==> branch garnet <==
==> flow/design.v <==
`timescale 1ns / 1ps
module add_sub #(parameter WIDTH = 15)(
input signed [WIDTH:0] a,b,
input sel, 
output signed [WIDTH:0] out
);
wire [WIDTH+1:0] sum;
assign sum = sel?a-b:a+b;
assign out = {sum[WIDTH+1],sum[WIDTH-1:0]};
endmodule
`timescale 1ns / 1ps
module mux #(parameter WIDTH = 15)(
input [WIDTH:0] a,b,
input sel,
output [WIDTH:0]out
);
assign out = sel?b:a;
endmodule
`timescale 1ns / 1ps
module shifter#(parameter WIDTH = 15)(
input signed [WIDTH:0] a,
output signed [WIDTH:0] b,
input m , 
input [3:0] i
);
assign b = m? (a)>>>i :((i!=0)?(a)>>>(i-1):a);
endmodule
`timescale 1ns / 1ps
module rom#(parameter WIDTH = 15)(
input clk,
input sel ,
input [3:0] i,
output [WIDTH:0] rom_out
    );
 reg [WIDTH:0] rom_mem [0:19] ;
 initial begin
 rom_mem[0] =  16'b0000010000000000;
 rom_mem[1] =  16'b0000001000000000;
 rom_mem[2] =  16'b0000000100000000;
 rom_mem[3] =  16'b0000000010000000;
 rom_mem[4] =  16'b0000000001000000;
 rom_mem[5] =  16'b0000000000100000;
 rom_mem[6] =  16'b0000000000010000;
 rom_mem[7] =  16'b0000000000001000;
 rom_mem[8] =  16'b0000000000000100;
 rom_mem[9] =  16'b0000000000000010;
 rom_mem[10] =  16'b0000001000110010;
 rom_mem[11] =  16'b0000000100000110;
 rom_mem[12] =  16'b0000000010000001;
 rom_mem[13] =  16'b0000000001000000;
 rom_mem[14] =  16'b0000000000100000;
 rom_mem[15] =  16'b0000000000010000;
 rom_mem[16] =  16'b0000000000001000;
 rom_mem[17] =  16'b0000000000000100;
 rom_mem[18] =  16'b0000000000000010;
 rom_mem[19] =  16'b0000000000000001;
 end   
 assign rom_out = sel?rom_mem[i+9]:rom_mem[i-1];
endmodule
`timescale 1ns / 1ps
module recon_controlpath(
input clk,reset,
output reg selmx,selmy,selmz,
output reg [3:0]  i
);
reg start;
always @ (posedge clk) begin
    if(reset) begin 
        i <= 0;
        selmx <= 0;
        selmy <= 0;
        selmz <= 0; 
        start <= 1;
    end
    else if(start) begin
        if(i!=0) begin
        selmx <= 1;
        selmy <= 1;
        selmz <= 1; 
        end
        if(i != 10) begin
         i <= i+1;
        end
        else if (i==10) begin
            start <= 0;
            i <= 0;
            selmx <= 0;
            selmy <= 0;
            selmz <= 0; 
        end
    end
end
endmodule
`timescale 1ns / 1ps
module recon_datapath#(parameter WIDTH = 15)(
input clk,
input m,div,
input [WIDTH:0] Xo,Yo,Zo ,
input selmx,selmy,selmz,
output reg [WIDTH:0] Xout,Yout, Zout,
input [WIDTH:0] z_rom,
input [3:0] i
);
wire [WIDTH:0] x_mux, y_mux , z_mux;
wire [WIDTH:0] x_asout, y_asout , z_asout; 
wire [WIDTH:0] x_fout;
mux m_x(Xo , Xout , selmx , x_mux);
mux m_y(Yo , Yout , selmy , y_mux);
mux m_z(Zo , Zout , selmz , z_mux);
reg [WIDTH:0] Xi , Yi , Zi;
wire di = div?(~y_mux[15]):z_mux[15];
always @ (posedge clk) begin 
if(i!=0) begin
    Xout <= x_fout;
    Yout <= y_asout;
    Zout <= z_asout;
end
end
wire [WIDTH:0] x_sft, y_sft; 
shifter shftx(x_mux ,x_sft ,m, i);
shifter shfty(y_mux ,y_sft,m, i);
add_sub X_as(x_mux , y_sft ,di, x_asout);
add_sub Y_as(y_mux , x_sft ,di, y_asout);
add_sub Z_as(z_mux , z_rom ,~(di), z_asout);
mux m_xout(x_mux, x_asout , m , x_fout);
endmodule
`timescale 1ns / 1ps
module recon#(parameter WIDTH = 15)(
input clk,reset,m,div,
input [WIDTH:0] Xo, Yo ,Zo,
output [WIDTH:0] Xout , Yout , Zout,
output [3:0] i
);
wire selmx,selmy,selmz;
wire [WIDTH:0] rom_out ;
recon_datapath dt(clk,m,div,Xo,Yo,Zo,selmx, selmy,selmz,Xout, Yout, Zout ,rom_out, i);
recon_controlpath ct(clk,reset,selmx,selmy,selmz,i);
rom rm(clk,m,i,rom_out);
endmodule
`timescale 1ns / 1ps
module latch#(parameter WIDTH=15)(
input [WIDTH:0] Xout,Yout,Zout,
input [3:0] i,
input clk,reset,
output reg [WIDTH:0] X_H,Y_H,Z_H,
input af_en);
always@(posedge clk) begin
    if(reset) begin
        X_H<=16'b0;
        Y_H<=16'b0;
        Z_H<=16'b0;
    end
    else if(i==10&af_en)begin
        X_H<=16'b0000010011010100;
        Y_H<=16'b0;
        Z_H<=Yout;
    end
end
endmodule
`timescale 1ns / 1ps
module ResetLogic#(parameter WIDTH=15 )(
input ext_reset,
input clk,
output reg reset1,reset2,reset3,complete
);
reg [5:0] counter;
always@(posedge clk)begin
    if(ext_reset) begin
        reset1<=1;
        reset2<=1;
        reset3 <=1;
        complete <= 0;
        counter<=0;
    end
    else if(counter==0)begin
        counter<=counter+1;
        reset1<=0;
    end
    else if(counter==11) begin
        reset2<=0;
        counter <= counter + 1;
    end
    else if (counter == 22) begin 
        reset3 <= 0;
        counter <= counter + 1;
    end
    else if(counter ==33) begin
        complete <= 1;
    end
    else if(counter <34) begin 
        counter <= counter + 1;
    end
end
endmodule
`timescale 1ns / 1ps
module Neuron#(parameter WIDTH=15)(
input [WIDTH:0] Xo,Yo,Zo,
input clk,reset,
output [WIDTH:0] Sin_H,Cos_H,Z, 
output reset3,complete,
output [WIDTH:0] Yout,
input af_en
);
wire reset1,reset2;
wire zz;
assign Z=Yout;
wire[WIDTH:0] Xout,Zout;
wire [3:0] i1,i2;
wire [WIDTH:0] X_H,Y_H,Z_H;
reg [3:0] i1_d;
ResetLogic RL(reset,clk,reset1,reset2,reset3,complete);
recon linear(clk,reset1,1'b0,1'b0,Xo, Yo ,Zo,Xout , Yout , Zout, i1);
always @(posedge clk) i1_d <= i1;
latch l1(Xout,Yout,Zout, i1_d,clk,reset1,X_H,Y_H,Z_H,af_en);
recon hyperbolic(clk,reset2,1'b1,1'b0,X_H,Y_H,Z_H,Cos_H,Sin_H,zz,i2);
endmodule
`timescale 1ns / 1ps
module recon_top_level#(parameter WIDTH = 15)( 
input [WIDTH:0] Xo, Zo , Yo,
input clk,
input ext_reset,
input [1:0] sel,
output [WIDTH:0] mac_out,
output [WIDTH:0] f,
input af_en,
output complete
);
wire [WIDTH:0] z, coshz, sinhz;
wire reset3;
Neuron #(WIDTH)inneuron(Xo,Yo,Zo,clk,ext_reset, sinhz,coshz,z,reset3,complete,mac_out,af_en);
wire sign_z=z[WIDTH];
wire [WIDTH:0]relu ;
assign relu=sign_z?0:z;
wire [WIDTH:0] ez, ez_1;
add_sub #(WIDTH) adder1(coshz, sinhz, sel[0], ez);
add_sub #(WIDTH) adder2(ez, 16'b0000010000000000, sel[0], ez_1);
wire [WIDTH:0] w2,w3;
wire [WIDTH:0] divisor , dividend;
mux  #(WIDTH)m1(ez, coshz, sel[0], w2);
mux #(WIDTH) m2(ez_1, sinhz, sel[0], w3);
wire [WIDTH:0] div_out;
assign divisor =  {w3[15], (w3[14:0]>>2) };
assign dividend = {w2[15], (w2[14:0]>>2) };
wire [WIDTH:0] X_divout,Y_divout;
recon #(WIDTH) r_div(
 clk,reset3,1'b0,1'b1,
divisor, dividend ,16'b0,
 X_divout , Y_divout , div_out
);
assign f=sel[1]?(sel[0]?mac_out:relu):div_out;  
endmodule
==> flow/run.sh <==
#!/bin/bash
# the make line also repeats each setting of config.mk as NAME=value (left out here)
make -C /OpenROAD-flow-scripts/flow DESIGN_CONFIG=/design/flow/config.mk WORK_HOME=/design/flow/orfs CLKGATE_MAP_FILE= finish
==> flow/config.mk <==
export PLATFORM = sky130hd
export DESIGN_NAME = recon_top_level
export DESIGN_NICKNAME = recon_top_level
export VERILOG_FILES = /design/flow/design.v
export SDC_FILE = /design/flow/constraint.sdc
export NUM_CORES = 4
export LEC_CHECK = 0
export ABC_AREA = 1
export CAP_MARGIN = 20
export CELL_PAD_IN_SITES_DETAIL_PLACEMENT = 1
export CELL_PAD_IN_SITES_GLOBAL_PLACEMENT = 2
export CORE_MARGIN = 2
export CORE_UTILIZATION = 40
export CTS_CLUSTER_DIAMETER = 57
export GPL_TIMING_DRIVEN = 0
export SLEW_MARGIN = 20
export TNS_END_PERCENT = 15
==> flow/constraint.sdc <==
create_clock -name core_clock -period 8.31 [get_ports {clk}]
set_input_delay 1.6620 -clock core_clock [delete_from_list [all_inputs] [get_ports {clk}]]
set_output_delay 1.6620 -clock core_clock [all_outputs]
set_load 0.01 [all_outputs]
==> branch umber (differences from branch garnet) <==
- ABC_AREA: 1 -> default
- CELL_PAD_IN_SITES_GLOBAL_PLACEMENT: 2 -> default
- CTS_CLUSTER_DIAMETER: 57 -> 155
- GPL_TIMING_DRIVEN: 0 -> default
- TNS_END_PERCENT: 15 -> default
==> flow/constraint.sdc (replaced) <==
create_clock -name core_clock -period 8.5 [get_ports {clk}]
set_input_delay 1.7000 -clock core_clock [delete_from_list [all_inputs] [get_ports {clk}]]
set_output_delay 1.7000 -clock core_clock [all_outputs]
set_load 0.01 [all_outputs]
==> impl_metrics.py <==
# Metrics from the implementation run
metrics = {
    "final_layout": {
        "signal_buffers": 221,
    },
    "placed_design": {
        "globalplace.congestion": 0.950,
    },
    "power": {
        "vdd_ir_drop_max_v": 0.000158,
        "seq-power_mw": 1.33,
        "switching_share_pct": 38.1,
    },
    "outcome": {
        "status": "complete, no violations",
    },
    "drt": {
        "wl_met2_um": 33500,
    },
    "synth": {
        "synth_nets": 2664,
    },
}
[end of results for branch umber]
==> impl_metrics.py <==
# Metrics from the implementation run
metrics = {
    "clock_tree": {
        "cts_tree": "built",
        "cts.sinks": 199,
    },
    "setup_path": {
        "crit_path_end_kind": "register",
        "cpMaxStageDelayCell": "ha_1",
    },
    "final_layout": {
        "final_util_pct": 45.6,
        "signal_buffers": 180,
    },
    "drt": {
        "wl_met2_um": 33600,
    },
    "power": {
        "seq-power_mw": 1.36,
        "vdd_ir_drop_max_v": 0.000139,
    },
    "outcome": {
        "status": "complete, no violations",
    },
    "placed_design": {
        "globalplace.congestion": 0.916,
    },
    "synth": {
        "synth_nets": 3036,
    },
}
[end of results for branch garnet]
Power and IR drop assume default switching activity.
